==> build 72 <==
==> flow/design.v (excerpt) <==
module logarithm #(
	parameter n = 16,
	parameter m = 24,
	parameter k = 5 ,
	parameter p = 24
) (
	input        clk  ,  
	input        reset,  
	input        start,
	input  [0:n] x    ,
	output [1:p] y    ,
	output reg   done
);
	reg [2:0] current_state;
	reg [2:0] next_state   ;
	wire      z_gt2        ;
	wire      i_positive   ;
	reg [2:0] sel_z        ;
	reg       load_z       ;
	reg       sel_i        ;
	reg       load_i       ;
	reg       shift_y      ;
	reg  [  m+1:0] z           ;
	wire [  m+1:0] trunc_square;
	wire [  m+1:0] trunc_div   ;
	wire [  m+1:0] z_input     ;
	reg  [  k-1:0] i           ;
	wire [  k-1:0] i_input     ;
	wire [  k-1:0] i_minus_1   ;
	reg  [    1:p] yy          ;
	wire [    m:0] mult_in     ;
	wire [2*m+1:0] mult_out    ;
	assign z_input = (sel_z == 2'd00) ?  {1'b0, x, {(m-n){1'd0}}} :
	(sel_z == 2'd01) ? 	trunc_square :
	trunc_div;
	assign mult_in     = z[m:0];
	assign mult_out     = mult_in * mult_in;
	assign trunc_square = mult_out[2*m+1:m];
	assign trunc_div    = {1'd0, z[m+1:1]};
	always @(posedge clk or negedge reset) begin : proc_z
		if(~reset) begin
			z <= 0;
		end else begin
			if (load_z == 1'b1)
				z <= z_input;
		end
	end
	assign i_input = sel_i ? i_minus_1 : p;
	assign i_minus_1 = i - 1;
	wire [15:0] binary_p = p;
	always @(posedge clk or negedge reset) begin : proc_i
		if(~reset) begin
			i <= 0;
		end else begin
			if (load_i == 1'b1)
				i <= i_input;
		end
	end
  ...
export LEC_CHECK = 0
export CAP_MARGIN = 40
export CORE_MARGIN = 2
export CORE_UTILIZATION = 72
export CTS_CLUSTER_SIZE = 26
export PLACE_DENSITY_LB_ADDON = 0.0
export SETUP_SLACK_MARGIN = 1.9
export SLEW_MARGIN = 5
export TNS_END_PERCENT = 40
create_clock -name core_clock -period 7.75 [get_ports {clk}]
run.sh (not shown) runs the stock make flow with config.mk's settings and CLKGATE_MAP_FILE=.
==> trial 60: changes against build 72 <==
==> flow/config.mk (replaced) <==
export PLATFORM = sky130hd
export DESIGN_NAME = logarithm
export DESIGN_NICKNAME = logarithm
export VERILOG_FILES = /design/flow/design.v
export SDC_FILE = /design/flow/constraint.sdc
export NUM_CORES = 4
export LEC_CHECK = 0
export ABC_AREA = 1
export CAP_MARGIN = 20
export CORE_MARGIN = 2
export CORE_UTILIZATION = 45
export CTS_CLUSTER_DIAMETER = 160
export CTS_CLUSTER_SIZE = 100
export SLEW_MARGIN = 20
==> flow/constraint.sdc (replaced) <==
create_clock -name core_clock -period 9.0 [get_ports {clk}]
set_input_delay 1.8000 -clock core_clock [delete_from_list [all_inputs] [get_ports {clk}]]
set_output_delay 1.8000 -clock core_clock [all_outputs]
set_load 0.01 [all_outputs]
==> build 27: changes against build 72 <==
==> flow/config.mk (replaced) <==
export PLATFORM = sky130hd
export DESIGN_NAME = logarithm
export DESIGN_NICKNAME = logarithm
export VERILOG_FILES = /design/flow/design.v
export SDC_FILE = /design/flow/constraint.sdc
export NUM_CORES = 4
export LEC_CHECK = 0
export ABC_AREA = 1
export CAP_MARGIN = 20
export CORE_MARGIN = 2
export CORE_UTILIZATION = 72
export SLEW_MARGIN = 20
==> flow/constraint.sdc (replaced) <==
create_clock -name core_clock -period 7.3 [get_ports {clk}]
set_input_delay 1.4600 -clock core_clock [delete_from_list [all_inputs] [get_ports {clk}]]
set_output_delay 1.4600 -clock core_clock [all_outputs]
set_load 0.01 [all_outputs]
==> deck_impl_summary.md <==
Synthesis and Place & Route Summary

STA
  • Setup repair after global routing missed its margin: no

Floorplan
  • Core ar.: 47650 um^2
  • Row cnt: 80
  • Die Height: 223.6 um

Drt
  • WL met1: 24770 um

Run status
  • Outcome: complete, no violations

Synth
  • Synth cell types: 40
  • Synthesized chip area reported by yosys: 21700 um^2

Clock tree
  • Clock transition at path regs: 0.06 ns

Critical path
  • CP peak stage delay: 0.84 ns
  • R2r startpoint: z[12]
  • FF-to-FF End: z[19]
  • Flop2flop setup slack: 1.79 ns
the above is filed under trial 60

==> deck_impl_summary.md <==
Synthesis and Place & Route Summary

Run status
  • Outcome: complete, no violations

STA
  • Setup repair after global routing missed its margin: no

Floorplan
  • Core ar.: 29640 um^2
  • Row cnt: 63

Clock tree
  • Clock transition at path regs: 0.07 ns

Synth
  • Synthesized chip area reported by yosys: 21700 um^2
  • Synth top cells by count: 947 x inv_1, 622 x nand2_1, 465 x fa_1
  • Synth Seq Share: 7.156%
  • Synth cell types: 40
  • Most common cell in the netlist: inv_1

Critical path
  • Flop2flop setup slack: 0.29 ns
  • CP peak stage delay: 0.88 ns

Layout
  • Area Growth Syn to Fin: 6.141%
  • Comb gate area: 16240 um^2
  • Mi-comb count: 1694
the above is filed under build 27

==> deck_impl_summary.md <==
Synthesis and Place & Route Summary

Run status
  • Outcome: complete, no violations

Synth
  • Synth cell types: 66
  • Synthesized chip area reported by yosys: 20150 um^2

Floorplan
  • Row cnt: 61
  • Die Height: 171.3 um
  • Core ar.: 27630 um^2

Critical path
  • CP peak stage delay: 0.59 ns
  • FF-to-FF End: z[21]
  • R2r startpoint: z[23]
  • Flop2flop setup slack: 0.63 ns

STA
  • Setup repair after global routing missed its margin: yes

Drt
  • WL met1: 19210 um

Clock tree
  • Clock transition at path regs: 0.06 ns
the above is filed under build 72


==> job 4068 <==
Starting RTL as in the previous note.
==> flow/config.mk <==
export PLATFORM = sky130hd
export DESIGN_NAME = logarithm
export DESIGN_NICKNAME = logarithm
export VERILOG_FILES = /design/flow/design.v
export SDC_FILE = /design/flow/constraint.sdc
export NUM_CORES = 4
export LEC_CHECK = 0
export ABC_AREA = 0
export CAP_MARGIN = 20
export CELL_PAD_IN_SITES_DETAIL_PLACEMENT = 1
export CELL_PAD_IN_SITES_GLOBAL_PLACEMENT = 1
export CORE_MARGIN = 2
export CORE_UTILIZATION = 61
export CTS_CLUSTER_DIAMETER = 45
export CTS_CLUSTER_SIZE = 43
export GPL_ROUTABILITY_DRIVEN = 0
export GPL_TIMING_DRIVEN = 0
export MAX_ROUTING_LAYER = met4
export MIN_ROUTING_LAYER = met2
export PLACE_DENSITY_LB_ADDON = 0.21
export SETUP_SLACK_MARGIN = 2.16
export SLEW_MARGIN = 25
==> flow/constraint.sdc <==
create_clock -name core_clock -period 7.99 [get_ports {clk}]
set_input_delay 1.5980 -clock core_clock [delete_from_list [all_inputs] [get_ports {clk}]]
set_output_delay 1.5980 -clock core_clock [all_outputs]
set_load 0.01 [all_outputs]
==> job 8970: changes against job 4068 <==
ABC_AREA = unset   (was 0)
CELL_PAD_IN_SITES_DETAIL_PLACEMENT = unset   (was 1)
CELL_PAD_IN_SITES_GLOBAL_PLACEMENT = unset   (was 1)
CORE_UTILIZATION = 69   (was 61)
CTS_CLUSTER_DIAMETER = 160   (was 45)
CTS_CLUSTER_SIZE = 100   (was 43)
GPL_ROUTABILITY_DRIVEN = unset   (was 0)
GPL_TIMING_DRIVEN = unset   (was 0)
MAX_ROUTING_LAYER = unset   (was met4)
MIN_ROUTING_LAYER = unset   (was met2)
PLACE_DENSITY_LB_ADDON = unset   (was 0.21)
SETUP_SLACK_MARGIN = unset   (was 2.16)
SLEW_MARGIN = 20   (was 25)
==> flow/constraint.sdc (replaced) <==
create_clock -name core_clock -period 9.0 [get_ports {clk}]
set_input_delay 1.8000 -clock core_clock [delete_from_list [all_inputs] [get_ports {clk}]]
set_output_delay 1.8000 -clock core_clock [all_outputs]
set_load 0.01 [all_outputs]
==> summary of the runs <==
- Synthesized area is the same in job 8970 and job 4068.
- In synthesized cell count, job 8970 and job 4068 do not differ.
- Of job 8970 and job 4068, job 4068 has the higher die size (gap 11%, measured against job 4068).
- Job 8970 finished with timing, DRC and antenna clean. Job 4068 aborted during clock tree synthesis.

==> yarrow: inputs <==
==> flow/design.v <==
module logarithm #(
	parameter n = 16,
	parameter m = 24,
	parameter k = 5 ,
	parameter p = 24
) (
	input        clk  ,  
	input        reset,  
	input        start,
	input  [0:n] x    ,
	output [1:p] y    ,
	output reg   done
);
	reg [2:0] current_state;
	reg [2:0] next_state   ;
	wire      z_gt2        ;
	wire      i_positive   ;
	reg [2:0] sel_z        ;
	reg       load_z       ;
	reg       sel_i        ;
	reg       load_i       ;
	reg       shift_y      ;
	reg  [  m+1:0] z           ;
	wire [  m+1:0] trunc_square;
	wire [  m+1:0] trunc_div   ;
	wire [  m+1:0] z_input     ;
	reg  [  k-1:0] i           ;
	wire [  k-1:0] i_input     ;
	wire [  k-1:0] i_minus_1   ;
	reg  [    1:p] yy          ;
	wire [    m:0] mult_in     ;
	wire [2*m+1:0] mult_out    ;
	assign z_input = (sel_z == 2'd00) ?  {1'b0, x, {(m-n){1'd0}}} :
	(sel_z == 2'd01) ? 	trunc_square :
	trunc_div;
	assign mult_in     = z[m:0];
	assign mult_out     = mult_in * mult_in;
	assign trunc_square = mult_out[2*m+1:m];
	assign trunc_div    = {1'd0, z[m+1:1]};
	always @(posedge clk or negedge reset) begin : proc_z
		if(~reset) begin
			z <= 0;
		end else begin
			if (load_z == 1'b1)
				z <= z_input;
		end
	end
	assign i_input = sel_i ? i_minus_1 : p;
	assign i_minus_1 = i - 1;
	wire [15:0] binary_p = p;
	always @(posedge clk or negedge reset) begin : proc_i
		if(~reset) begin
			i <= 0;
		end else begin
			if (load_i == 1'b1)
				i <= i_input;
		end
	end
	always @(posedge clk or negedge reset) begin : proc_yy
		if(~reset) begin
			yy <= 0;
		end else begin
			if (shift_y == 1'b1)
				yy <= {yy[2:p], z[m+1]};
		end
	end
	always @(posedge clk or negedge reset) begin : proc_current_state
		if(~reset) begin
			current_state <= 0;
		end else begin
			current_state <= next_state;
		end
	end
	assign i_positive = i ? 1 : 0;
	assign z_gt2 = z[m+1];
	assign y = yy;
	always @(*) begin
		next_state = current_state;
		case (current_state)
			3'd0 : begin
				if (~start)
					next_state = 3'd1;
			end
			3'd1 : begin
				if (start)
					next_state = 3'd2;
			end
			3'd2 : begin
				next_state = 3'd3;
			end
			3'd3 : begin
				next_state = 3'd4;
			end
			3'd4 : begin
				if (z_gt2)
					next_state = 3'd5;
				else
					next_state = 3'd6;
			end
			3'd5 : begin
				next_state = 3'd6;
			end
			3'd6 : begin
				if (i_positive)
					next_state = 3'd3;
				else
					next_state = 3'd0;
			end
			default : next_state = 3'd0;
		endcase
	end
	always @(*) begin
		case (current_state)
			3'd0, 3'd1: begin
				sel_z   = 2'b00;
				load_z  = 1'b0;
				sel_i   = 1'b0;
				load_i  = 1'b0;
				shift_y = 1'b0;
				done    = 1'b1;
			end
			3'd2 : begin
				sel_z   = 2'b00;
				load_z  = 1'b1;
				sel_i   = 1'b0;
				load_i  = 1'b1;
				shift_y = 1'b0;
				done    = 1'b0;
			end
			3'd3 : begin
				sel_z   = 2'b01;
				load_z  = 1'b1;
				sel_i   = 1'b1;
				load_i  = 1'b1;
				shift_y = 1'b0;
				done    = 1'b0;
			end
			3'd4 : begin
				sel_z   = 2'b00;
				load_z  = 1'b0;
				sel_i   = 1'b0;
				load_i  = 1'b0;
				shift_y = 1'b1;
				done    = 1'b0;
			end
			3'd5 : begin
				sel_z   = 2'b10;
				load_z  = 1'b1;
				sel_i   = 1'b0;
				load_i  = 1'b0;
				shift_y = 1'b0;
				done    = 1'b0;
			end
			3'd6 : begin
				sel_z   = 2'b00;
				load_z  = 1'b0;
				sel_i   = 1'b0;
				load_i  = 1'b0;
				shift_y = 1'b0;
				done    = 1'b0;
			end
			default : begin
				sel_z   = 2'b00;
				load_z  = 1'b0;
				sel_i   = 1'b0;
				load_i  = 1'b0;
				shift_y = 1'b0;
				done    = 1'b0;
			end
		endcase
	end
endmodule
==> flow/run.sh <==
#!/bin/bash
# the make line also repeats each setting of config.mk as NAME=value (left out here)
make -C /OpenROAD-flow-scripts/flow DESIGN_CONFIG=/design/flow/config.mk WORK_HOME=/design/flow/orfs CLKGATE_MAP_FILE= finish
==> flow/config.mk <==
export PLATFORM = sky130hd
export DESIGN_NAME = logarithm
export DESIGN_NICKNAME = logarithm
export VERILOG_FILES = /design/flow/design.v
export SDC_FILE = /design/flow/constraint.sdc
export NUM_CORES = 4
export LEC_CHECK = 0
export CAP_MARGIN = 20
export CORE_ASPECT_RATIO = 0.53
export CORE_MARGIN = 2
export CORE_UTILIZATION = 66
export CTS_CLUSTER_DIAMETER = 44
export CTS_CLUSTER_SIZE = 31
export SETUP_SLACK_MARGIN = 0.98
export SLEW_MARGIN = 20
==> flow/constraint.sdc <==
create_clock -name core_clock -period 8.37 [get_ports {clk}]
set_input_delay 1.6740 -clock core_clock [delete_from_list [all_inputs] [get_ports {clk}]]
set_output_delay 1.6740 -clock core_clock [all_outputs]
set_load 0.01 [all_outputs]
==> inputs of quartz, as changes to yarrow <==
CORE_ASPECT_RATIO = not set   (was 0.53)
CORE_UTILIZATION = 40   (was 66)
CTS_CLUSTER_DIAMETER = not set   (was 44)
CTS_CLUSTER_SIZE = not set   (was 31)
SETUP_SLACK_MARGIN = not set   (was 0.98)
==> flow/constraint.sdc (replaced) <==
create_clock -name core_clock -period 8.17 [get_ports {clk}]
set_input_delay 1.6340 -clock core_clock [delete_from_list [all_inputs] [get_ports {clk}]]
set_output_delay 1.6340 -clock core_clock [all_outputs]
set_load 0.01 [all_outputs]
==> inputs of pepper, as changes to yarrow <==
ABC_AREA = 1   (was not set)
CORE_ASPECT_RATIO = not set   (was 0.53)
CORE_UTILIZATION = 45   (was 66)
CTS_CLUSTER_DIAMETER = 372   (was 44)
CTS_CLUSTER_SIZE = not set   (was 31)
SETUP_SLACK_MARGIN = 0.66   (was 0.98)
==> flow/constraint.sdc (replaced) <==
create_clock -name core_clock -period 5.72 [get_ports {clk}]
set_input_delay 1.1440 -clock core_clock [delete_from_list [all_inputs] [get_ports {clk}]]
set_output_delay 1.1440 -clock core_clock [all_outputs]
set_load 0.01 [all_outputs]
==> impl_metrics.toml <==
# generated from flow reports
[run_status]
status = "no timing/DRC/antenna violations"

[final_timing]
rsz0062_at_grt = "no"
worstMarginPinSlew_ps = 1041
tns_ps = 0

[critical_path]
slowest_stage = "dfrtp_1"
reg2reg_from = "z[17]"

[floorplan]
die_width_um = 228.4

[global_route]
grt_use_met2_pct = 35.14
grt_first_pass_wirelength_um = 85280
track_usage_pct = 20.81

[layout]
comb_share_pct = 72.24

[hold_path]
hold_depth = 1

[drt]
wl_met3_um = 3193
the above is filed under quartz

==> impl_metrics.toml <==
# generated from flow reports
[final_timing]
worstMarginPinSlew_ps = 1002
rsz0062_at_grt = "yes"

[logic_synthesis]
ys_sh_simple_pct = 10.74

[global_route]
grt_first_pass_wirelength_um = 91150
track_usage_pct = 38.13

[critical_path]
cp.depth = 25

[hold_path]
hold_depth = 1

[clock_network]
cts_tree = "yes"

[layout]
comb_area_um2 = 15920
comb_share_pct = 71.90

[floorplan]
die_width_um = 244.0

[run_status]
status = "no timing/DRC/antenna violations"

[place]
io_buffers = 44

[drt]
wl_met3_um = 10590
the above is filed under yarrow

==> impl_metrics.toml <==
# generated from flow reports
[run_status]
violations = "negative setup slack"
status = "complete, but fails checks"

[final_timing]
worstMarginPinSlew_ps = 923.3
layout_setup_ws_ps = -510.1
setup-violations-final = 26

[layout]
comb_share_pct = 64.80

[floorplan]
die_width_um = 223.6

[drt]
wl_met3_um = 2950

[power]
the above is filed under pepper


==> job 9783: inputs <==
Starts from the design.v that is shown in full above.
clock: 8.37 ns
lec_check: 0
abc_area: 1
cap_margin: 20
core_margin: 2
core_utilization: 66
cts_cluster_diameter: 333
cts_cluster_size: 72
slew_margin: 20
==> job 3237: changes against job 9783 <==
CELL_PAD_IN_SITES_GLOBAL_PLACEMENT = 2   (was unset)
CORE_UTILIZATION = 40   (was 66)
CTS_CLUSTER_DIAMETER = 342   (was 333)
CTS_CLUSTER_SIZE = 99   (was 72)
==> flow/constraint.sdc (replaced) <==
create_clock -name core_clock -period 9.0 [get_ports {clk}]
set_input_delay 1.8000 -clock core_clock [delete_from_list [all_inputs] [get_ports {clk}]]
set_output_delay 1.8000 -clock core_clock [all_outputs]
set_load 0.01 [all_outputs]
==> job 5607: changes against job 9783 <==
ABC_AREA = unset   (was 1)
CORE_UTILIZATION = 72   (was 66)
CTS_CLUSTER_DIAMETER = unset   (was 333)
CTS_CLUSTER_SIZE = 82   (was 72)
PLACE_DENSITY_LB_ADDON = 0.0   (was unset)
SETUP_SLACK_MARGIN = 2.3   (was unset)
==> flow/constraint.sdc (replaced) <==
create_clock -name core_clock -period 8.03 [get_ports {clk}]
set_input_delay 1.6060 -clock core_clock [delete_from_list [all_inputs] [get_ports {clk}]]
set_output_delay 1.6060 -clock core_clock [all_outputs]
set_load 0.01 [all_outputs]
==> qor summary <==
quantity	job 3237	job 5607	job 9783
Worst-case setup margin in the final layout	1790 ps	923 ps	1200 ps
Area fraction in full adders, half adders and majority gates	53.8%	57.9%	53.8%
Synthesized netlist cell count	2794	2182	2794
Drt pass-1 iters	5	8	7
Initial core utilization	40.4%	72.9%	66.9%
Multi-input logic portion of the cell area	70.0%	69.9%	70.8%
Wirelength, routed	63.3 mm	56.6 mm	55.9 mm
Final HPWL DP	53.3 mm	40.3 mm	46.4 mm
Uppermost layer routed	met5	met4	met4
Setup repair after global routing missed its margin	false	true	false
End of the worst hold path	current_state[2]$_DFF_PN0_	current_state[0]$_DFF_PN1_	yy[1]$_DFFE_PN0P_
Clock tree buffer count of the final layout	9	10	9
Fin crit period	7210 ps	7110 ps	7170 ps
Worst slack after detailed placement	1820 ps	591 ps	1210 ps
Horiz. Die Dim	237 um	171 um	185 um
Net count after synthesis	3468	2856	3468
Fin crit share	80.1%	88.5%	85.7%
Final instance count without filler cells	3495	2698	3243
Post-synthesis instance area	21700 um2	20100 um2	21700 um2
Clock-pin slew reported for the worst setup and hold paths after clock tree synthesis	70 ps	60 ps	60 ps
Number of DRC markers in iteration 0	849	1334	1208
Result of the run	no timing/DRC/antenna violations	no timing/DRC/antenna violations	no timing/DRC/antenna violations
Startpoint of the most critical register-to-register path	z[11]$_DFFE_PN0P_	z[1]$_DFFE_PN0P_	z[13]$_DFFE_PN0P_
Vertical die dimension	237 um	171 um	185 um
